==> v33: inputs <==
==> flow/design.v <==
`timescale 1ns / 1ps
module EC(
input H0,L0,EC_prev,H1,  
output EC_out,EC_next 
    );
wire w;  
assign w = ~(H0 | L0);
assign EC_next = (w & EC_prev);
assign EC_out = (EC_next & H1);
endmodule
`timescale 1ns / 1ps
module TBC(
input X0,X1,Y0,Y1,  
output H,L  
    );
assign H = ((X0) & (!Y1)) | (X1 & (!Y1)) | (X1 & (!Y0));
assign L = (!X1) & Y1;
endmodule
`timescale 1ns / 1ps
module mux8bit(
input sel,
input [7:0]I1,I0,
output [7:0]Y
    );
assign Y = sel ? I1 : I0;
endmodule
`timescale 1ns / 1ps
module TDS(
input [7:0]P0,P1,P2,
output [7:0]Min,Med,Max
    );
wire [20:0]w;
wire [5:0]EC_next;
wire [8:0]EC_out;
wire [2:0]mux_sel;
wire [7:0]Temp_max,Temp_min_1,Temp_min_2;
TBC TBC_1_MSB_67(.X0(P0[6]),.X1(P0[7]),.Y0(P1[6]),.Y1(P1[7]),.H(w[0]),.L(w[1]));
TBC TBC_1_BITS45(.X0(P0[4]),.X1(P0[5]),.Y0(P1[4]),.Y1(P1[5]),.H(w[2]),.L(w[3]));
TBC TBC_1_BITS23(.X0(P0[2]),.X1(P0[3]),.Y0(P1[2]),.Y1(P1[3]),.H(w[4]),.L(w[5]));
TBC TBC_1_LSB_01(.X0(P0[0]),.X1(P0[1]),.Y0(P1[0]),.Y1(P1[1]),.H(w[6]),.L());
EC EC_1_MSB_45(.H0(w[0]),.L0(w[1]),.EC_prev(1'b1),.H1(w[2]),.EC_next(EC_next[0]),.EC_out(EC_out[0]));
EC EC_1_BITS23(.H0(w[2]),.L0(w[3]),.EC_prev(EC_next[0]),.H1(w[4]),.EC_next(EC_next[1]),.EC_out(EC_out[1]));
EC EC_1_LSB_01(.H0(w[4]),.L0(w[5]),.EC_prev(EC_next[1]),.H1(w[6]),.EC_next(),.EC_out(EC_out[2]));
assign mux_sel[0] = EC_out[0] | EC_out[1] | EC_out[2] | w[0];  
mux8bit m_1_min(.sel(mux_sel[0]),.I1(P1),.I0(P0),.Y(Temp_min_1));
mux8bit m_1_max(.sel(mux_sel[0]),.I1(P0),.I0(P1),.Y(Temp_max));
TBC TBC_2_MSB_67(.X0(Temp_max[6]),.X1(Temp_max[7]),.Y0(P2[6]),.Y1(P2[7]),.H(w[7]),.L(w[8]));
TBC TBC_2_BITS45(.X0(Temp_max[4]),.X1(Temp_max[5]),.Y0(P2[4]),.Y1(P2[5]),.H(w[9]),.L(w[10]));
TBC TBC_2_BITS23(.X0(Temp_max[2]),.X1(Temp_max[3]),.Y0(P2[2]),.Y1(P2[3]),.H(w[11]),.L(w[12]));
TBC TBC_2_LSB_01(.X0(Temp_max[0]),.X1(Temp_max[1]),.Y0(P2[0]),.Y1(P2[1]),.H(w[13]),.L());
EC EC_2_MSB_45(.H0(w[7]),.L0(w[8]),.EC_prev(1'b1),.H1(w[9]),.EC_next(EC_next[2]),.EC_out(EC_out[3]));
EC EC_2_BITS23(.H0(w[9]),.L0(w[10]),.EC_prev(EC_next[2]),.H1(w[11]),.EC_next(EC_next[3]),.EC_out(EC_out[4]));
EC EC_2_LSB_01(.H0(w[11]),.L0(w[12]),.EC_prev(EC_next[3]),.H1(w[13]),.EC_next(),.EC_out(EC_out[5]));
assign mux_sel[1] = EC_out[3] | EC_out[4] | EC_out[5] | w[7];
mux8bit m_2_min(.sel(mux_sel[1]),.I1(P2),.I0(Temp_max),.Y(Temp_min_2));
mux8bit m_2_max(.sel(mux_sel[1]),.I1(Temp_max),.I0(P2),.Y(Max));  
TBC TBC_3_MSB_67(.X0(Temp_min_1[6]),.X1(Temp_min_1[7]),.Y0(Temp_min_2[6]),.Y1(Temp_min_2[7]),.H(w[14]),.L(w[15]));
TBC TBC_3_BITS45(.X0(Temp_min_1[4]),.X1(Temp_min_1[5]),.Y0(Temp_min_2[4]),.Y1(Temp_min_2[5]),.H(w[16]),.L(w[17]));
TBC TBC_3_BITS23(.X0(Temp_min_1[2]),.X1(Temp_min_1[3]),.Y0(Temp_min_2[2]),.Y1(Temp_min_2[3]),.H(w[18]),.L(w[19]));
TBC TBC_3_LSB_01(.X0(Temp_min_1[0]),.X1(Temp_min_1[1]),.Y0(Temp_min_2[0]),.Y1(Temp_min_2[1]),.H(w[20]),.L());
EC EC_3_MSB_45(.H0(w[14]),.L0(w[15]),.EC_prev(1'b1),.H1(w[16]),.EC_next(EC_next[4]),.EC_out(EC_out[6]));
EC EC_3_BITS23(.H0(w[16]),.L0(w[17]),.EC_prev(EC_next[4]),.H1(w[18]),.EC_next(EC_next[5]),.EC_out(EC_out[7]));
EC EC_3_LSB_01(.H0(w[18]),.L0(w[19]),.EC_prev(EC_next[5]),.H1(w[20]),.EC_next(),.EC_out(EC_out[8]));
assign mux_sel[2] = EC_out[6] | EC_out[7] | EC_out[8] | w[14];
mux8bit m_3_min(.sel(mux_sel[2]),.I1(Temp_min_2),.I0(Temp_min_1),.Y(Min));  
mux8bit m_3_max(.sel(mux_sel[2]),.I1(Temp_min_1),.I0(Temp_min_2),.Y(Med));  
endmodule
`timescale 1ns / 1ps
module inexact_filter
# (parameter COUNT= 256) 
(input [7:0] Pixel_in,
input  clk,
output [7:0] Median
);
    reg [7:0]  line_buff1 [COUNT-1:0];
    reg [7:0]  line_buff2 [COUNT-1:0];
    reg [7:0]  R1_Max,R1_Med,R1_Min,R2_Max,R2_Med,R2_Min,Buffer_reg;
    wire [7:0] Min,Max,Med,Last_Max,Last_Med,Last_Min;
    integer i;
    always @(posedge clk)begin
    Buffer_reg <= Pixel_in;
    end
    always @ (posedge clk)
    begin
    line_buff2[COUNT-1] <= Buffer_reg;
    line_buff1[COUNT-1] <= line_buff2[0];
    for ( i=0 ; i<COUNT-1; i=i+1 )
        line_buff2[i] <= line_buff2[i+1];
    for ( i=0 ; i<COUNT-1; i=i+1 )
         line_buff1[i] <= line_buff1[i+1];
    end 
    TDS tds1_1(.P0(line_buff1[0]),.P1(line_buff2[0]),.P2(Buffer_reg),.Min(Min),.Max(Max),.Med(Med));
    always @(posedge clk) begin
    R1_Max <= Max;
    R1_Med <= Med;
    R1_Min <= Min;
    end
    always @(posedge clk) begin
    R2_Max <= R1_Max;
    R2_Med <= R1_Med;
    R2_Min <= R1_Min;
    end
    TDS tds2_1(.P0(Max),.P1(R1_Max),.P2(R2_Max),.Min(Last_Min),.Max(),.Med());
    TDS tds2_2(.P0(Med),.P1(R1_Med),.P2(R2_Med),.Min(),.Max(),.Med(Last_Med));
    TDS tds2_3(.P0(Min),.P1(R1_Min),.P2(R2_Min),.Min(),.Max(Last_Max),.Med());
    TDS tds_f(.P0(Last_Min),.P1(Last_Med),.P2(Last_Max),.Min(),.Max(),.Med(Median));
    endmodule
==> flow/run.sh <==
#!/bin/bash
# the make line also repeats each setting of config.mk as NAME=value (left out here)
make -C /OpenROAD-flow-scripts/flow DESIGN_CONFIG=/design/flow/config.mk WORK_HOME=/design/flow/orfs CLKGATE_MAP_FILE= finish
==> flow/config.mk <==
export PLATFORM = sky130hd
export DESIGN_NAME = inexact_filter
export DESIGN_NICKNAME = inexact_filter
export VERILOG_FILES = /design/flow/design.v
export SDC_FILE = /design/flow/constraint.sdc
export NUM_CORES = 4
export LEC_CHECK = 0
export ABC_AREA = 1
export CAP_MARGIN = 20
export CORE_MARGIN = 2
export CORE_UTILIZATION = 72
export CTS_CLUSTER_DIAMETER = 88
export GPL_TIMING_DRIVEN = 1
export PLACE_DENSITY_LB_ADDON = 0.02
export SETUP_SLACK_MARGIN = -0.78
export SLEW_MARGIN = 30
==> flow/constraint.sdc <==
create_clock -name core_clock -period 7.83 [get_ports {clk}]
set_input_delay 1.5660 -clock core_clock [delete_from_list [all_inputs] [get_ports {clk}]]
set_output_delay 1.5660 -clock core_clock [all_outputs]
set_load 0.01 [all_outputs]
==> v11 (differences from v33) <==
==> flow/config.mk (replaced) <==
export PLATFORM = sky130hd
export DESIGN_NAME = inexact_filter
export DESIGN_NICKNAME = inexact_filter
export VERILOG_FILES = /design/flow/design.v
export SDC_FILE = /design/flow/constraint.sdc
export NUM_CORES = 4
export LEC_CHECK = 0
export CAP_MARGIN = 20
export CORE_MARGIN = 2
export CORE_UTILIZATION = 66
export SLEW_MARGIN = 20
==> flow/constraint.sdc (replaced) <==
create_clock -name core_clock -period 5.7 [get_ports {clk}]
set_input_delay 1.1400 -clock core_clock [delete_from_list [all_inputs] [get_ports {clk}]]
set_output_delay 1.1400 -clock core_clock [all_outputs]
set_load 0.01 [all_outputs]
==> flow_metrics.tcl <==
# flow metrics
set metrics [dict create \
    status "complete, but fails checks" \
    so.violations "negative setup slack" \
    yosys.area_share.adder_pct 0.01130 \
    die_h_um 370.4 \
    rows 134 \
    dp_cells 7122 \
    ys_top_cells_by_count "dfxtp_1 (4152), nand2_1 (87), nor2_1 (81)" \
    dp_slack_ps -3544 \
    core_util_floorplan_pct 66.46 \
    core-area_mm2 0.1333 \
    logic_family "AND-OR/OR-AND gates" \
    setup_ws_ps -4037 \
    setup_viol 8 \
]
-- figures above: v11

==> flow_metrics.tcl <==
# yosys + openroad results
set metrics [dict create \
    haltStage "clock tree synthesis" \
    status "did not finish" \
    core_util_floorplan_pct 72.66 \
    yosys.area_share.adder_pct 0 \
    core-area_mm2 0.1200 \
    ys_top_cells_by_count "dfxtp_1 (4152), nand2_1 (301), inv_1 (135)" \
    dp_cells 6826 \
    dp_slack_ps -962.2 \
    die_h_um 351.9 \
    error "[ERROR DPL-0033] detailed placement checks failed during check placement." \
    rows 127 \
]
-- figures above: v33

